Design fmad_fp32, start of the top module:
module fmad_fp32
  (
   input         clk,
   input         reset,
   input         req,
   input [31:0]  x,
   input [31:0]  y,
   input [31:0]  z,
   output [31:0] rslt,
   output [4:0]  flag
   );
   wire signed [31:0] acc0, acc1, acc2, acc3;
   wire signed [9:0]  exp0, exp1, exp2, exp3;
   fmad fmad
     (
      .clk(clk),
      .reset(reset),
      .req(req),
      .req_command(1),
      .x(x),
      .y(y),
      .z(z),
      .w(32'h0),
      .acc0(acc0), .acc1(acc1), .acc2(acc2), .acc3(acc3),
      .exp0(exp0), .exp1(exp1), .exp2(exp2), .exp3(exp3),
      .rslt(rslt),
      .flag(flag)
   );
endmodule
Size in the first run: about 7700 cells after synthesis, ~340 flip-flops, roughly 52000 um2 of cells after synthesis.
Settings: LEC_CHECK=0, ABC_AREA=1, CAP_MARGIN=15, CORE_MARGIN=2, CORE_UTILIZATION=72, CTS_CLUSTER_DIAMETER=319, CTS_CLUSTER_SIZE=98, PLACE_DENSITY=0.39, SETUP_SLACK_MARGIN=2.77, SLEW_MARGIN=20, TNS_END_PERCENT=10; clock period 9.35 ns.
run.sh (not shown) runs the stock make flow with config.mk's settings and CLKGATE_MAP_FILE=.
The starting point aborted during 5_1_grt (GRT-0116).
Next try:
ABC_AREA = not set   (was 1)
CAP_MARGIN = 20   (was 15)
CORE_UTILIZATION = 40   (was 72)
CTS_CLUSTER_DIAMETER = not set   (was 319)
CTS_CLUSTER_SIZE = not set   (was 98)
PLACE_DENSITY = not set   (was 0.39)
SETUP_SLACK_MARGIN = not set   (was 2.77)
TNS_END_PERCENT = not set   (was 10)
clock period = 16.8 ns   (was 9.35 ns; I/O delays follow)
What happened: The changed run ran to the end with no violations; die area rises by 80%; synthesized cell count falls by 15%; synthesized area rises by 0.88%.
Next try:
CAP_MARGIN = 10   (was 20)
CORE_UTILIZATION = 72   (was 40)
CTS_CLUSTER_SIZE = 36   (was not set)
clock period = 14.6 ns   (was 16.8 ns; I/O delays follow)
Now the flow finished but fails on setup timing.
Worst setup slack got worse by 1900 ps.
Wire length decreases by 2.2%.
Register-to-register slack got worse by 2000 ps.
Core utilization increases by 36 points.
Global-route usage increases by 21 points.
Via count increases by 8.7%.
Next try:
CAP_MARGIN = 0   (was 10)
CTS_CLUSTER_DIAMETER = 301   (was not set)
CTS_CLUSTER_SIZE = 100   (was 36)
PLACE_DENSITY = 0.36   (was not set)
TNS_END_PERCENT = 40   (was not set)
clock period = 9.7 ns   (was 14.6 ns; I/O delays follow)
After rerunning: This time the run failed in 5_1_grt with GRT-0116. Synthesized area stays the same. Die area is unchanged. Synthesized cell count stays the same.
Next try:
ABC_AREA = 1   (was not set)
CORE_ASPECT_RATIO = 0.91   (was not set)
CTS_CLUSTER_DIAMETER = 222   (was 301)
CTS_CLUSTER_SIZE = 39   (was 100)
PLACE_DENSITY = not set   (was 0.36)
SETUP_SLACK_MARGIN = 2.74   (was not set)
TNS_END_PERCENT = not set   (was 40)
clock period = 10.3 ns   (was 9.7 ns; I/O delays follow)
After rerunning:
- With this change the flow ended with an error in 4_1_cts with DPL-0033
- area after synthesis fell by 0.87%
- die size falls by 0.86%
- synthesized cell count rose by 18%

========
fmad_fp32 again, from the RTL that the note above started with.
clock: 14.7 ns
lec_check: 0
cap_margin: 35
cell_pad_in_sites_detail_placement: 1
cell_pad_in_sites_global_placement: 1
core_aspect_ratio: 1.72
core_margin: 8
core_utilization: 40
cts_cluster_size: 45
gpl_routability_driven: 1
gpl_timing_driven: 0
min_routing_layer: met1
setup_slack_margin: -0.65
slew_margin: 20
The starting point ran to the end with violations: setup timing.
Rerun with:
ABC_AREA = 1   (was unset)
CAP_MARGIN = 15   (was 35)
CELL_PAD_IN_SITES_DETAIL_PLACEMENT = unset   (was 1)
CELL_PAD_IN_SITES_GLOBAL_PLACEMENT = unset   (was 1)
CORE_ASPECT_RATIO = unset   (was 1.72)
CORE_MARGIN = 2   (was 8)
CORE_UTILIZATION = 72   (was 40)
CTS_CLUSTER_DIAMETER = 209   (was unset)
CTS_CLUSTER_SIZE = 17   (was 45)
GPL_ROUTABILITY_DRIVEN = unset   (was 1)
GPL_TIMING_DRIVEN = unset   (was 0)
MIN_ROUTING_LAYER = unset   (was met1)
SETUP_SLACK_MARGIN = unset   (was -0.65)
clock period = 13.6 ns   (was 14.7 ns; I/O delays follow)
Result: With this change the flow completed with no timing, DRC or antenna violations; die size shrinks by 48%; via count came out higher by 6.7%.

========
## run 1
Starting RTL as in the previous note.
Settings: LEC_CHECK=0, ABC_AREA=1, CAP_MARGIN=0, CORE_ASPECT_RATIO=0.91, CORE_MARGIN=2, CORE_UTILIZATION=72, CTS_CLUSTER_DIAMETER=222, CTS_CLUSTER_SIZE=39, SETUP_SLACK_MARGIN=3.03, SLEW_MARGIN=20; clock period 10.6 ns.
Run 1: GRT-0116 in 5_1_grt -> run aborted
What run 2 does differently from run 1 at the input level:
==> flow/config.mk <==
export PLATFORM = sky130hd
export DESIGN_NAME = fmad_fp32
export DESIGN_NICKNAME = fmad_fp32
export VERILOG_FILES = /design/flow/design.v
export SDC_FILE = /design/flow/constraint.sdc
export NUM_CORES = 4
export LEC_CHECK = 0
export CAP_MARGIN = 20
export CORE_MARGIN = 2
export CORE_UTILIZATION = 58
export SLEW_MARGIN = 20
==> flow/constraint.sdc <==
create_clock -name core_clock -period 9.35 [get_ports {clk}]
set_input_delay 1.8700 -clock core_clock [delete_from_list [all_inputs] [get_ports {clk}]]
set_output_delay 1.8700 -clock core_clock [all_outputs]
set_load 0.01 [all_outputs]
==> results <==
- Run 1 failed in 5_1_grt with GRT-0116.
- [run 2] flow finished | final checks: failed | reasons: setup timing
- Compared with run 1, in run 2 number of standard cells reported by yosys now smaller; row count now larger.
- Compared with run 1, in run 2 area after synthesis rose by 0.88%; height of the die rose by 44 um; gate count of the mapped netlist fell by about 15%.
--- input diff run 2..run 3 ---
diff --git a/flow/config.mk b/flow/config.mk
--- a/flow/config.mk
+++ b/flow/config.mk
@@ -10 +10 @@
-export CORE_UTILIZATION = 58
+export CORE_UTILIZATION = 51
==> flow/constraint.sdc <==
create_clock -name core_clock -period 16.8 [get_ports {clk}]
set_input_delay 3.3600 -clock core_clock [delete_from_list [all_inputs] [get_ports {clk}]]
set_output_delay 3.3600 -clock core_clock [all_outputs]
set_load 0.01 [all_outputs]
--- outcome ---
Comparing run 2 and run 3, the higher post-CTS setup repair buffer count was measured on run 2. Violation count after the first detailed-route iteration in run 3 is 3881 below run 2. Run 3 was carried through to the last stage, and its layout satisfied the timing, DRC and antenna checks. When the final numbers for run 2 and run 3 were put side by side, the fraction of cell area in non-clock buffers turned out to be smaller in run 3. Placed instance area (run 2 / run 3): 1.2.
Input changes introduced in run 4 (baseline for comparison: run 3):
diff --git a/flow/config.mk b/flow/config.mk
--- a/flow/config.mk
+++ b/flow/config.mk
@@ -8 +8 @@
-export CAP_MARGIN = 20
+export CAP_MARGIN = 15
@@ -10 +10,2 @@
-export CORE_UTILIZATION = 51
+export CORE_UTILIZATION = 72
+export CTS_CLUSTER_SIZE = 40
==> flow/constraint.sdc <==
create_clock -name core_clock -period 13.6 [get_ports {clk}]
set_input_delay 2.7200 -clock core_clock [delete_from_list [all_inputs] [get_ports {clk}]]
set_output_delay 2.7200 -clock core_clock [all_outputs]
set_load 0.01 [all_outputs]
Notes after the runs:
- Count of standard-cell rows was lower in run 4 than in run 3.
- In the reports for run 3 and run 4, the smaller via count belongs to run 3.
- Run 4 completed end to end; final checks failed (setup timing).
- [diff] maximum operating frequency, run 4 relative to run 3: regression
- Run 4 ended up with a lower met1 layer wirelength in the final routing than run 3 did.
- Routed wire length per instance up 2.8% in run 4 wrt run 3
- Comparing run 3 and run 4, the higher design area is on run 4.
- The lower met2 track demand over resource in global routing of run 3 and run 4 is in run 3.
- Number of well-tap cells placed (run 3 / run 4): 1.4
- Run 4 ends up with lower fraction of area in multi-input gates than run 3 does.
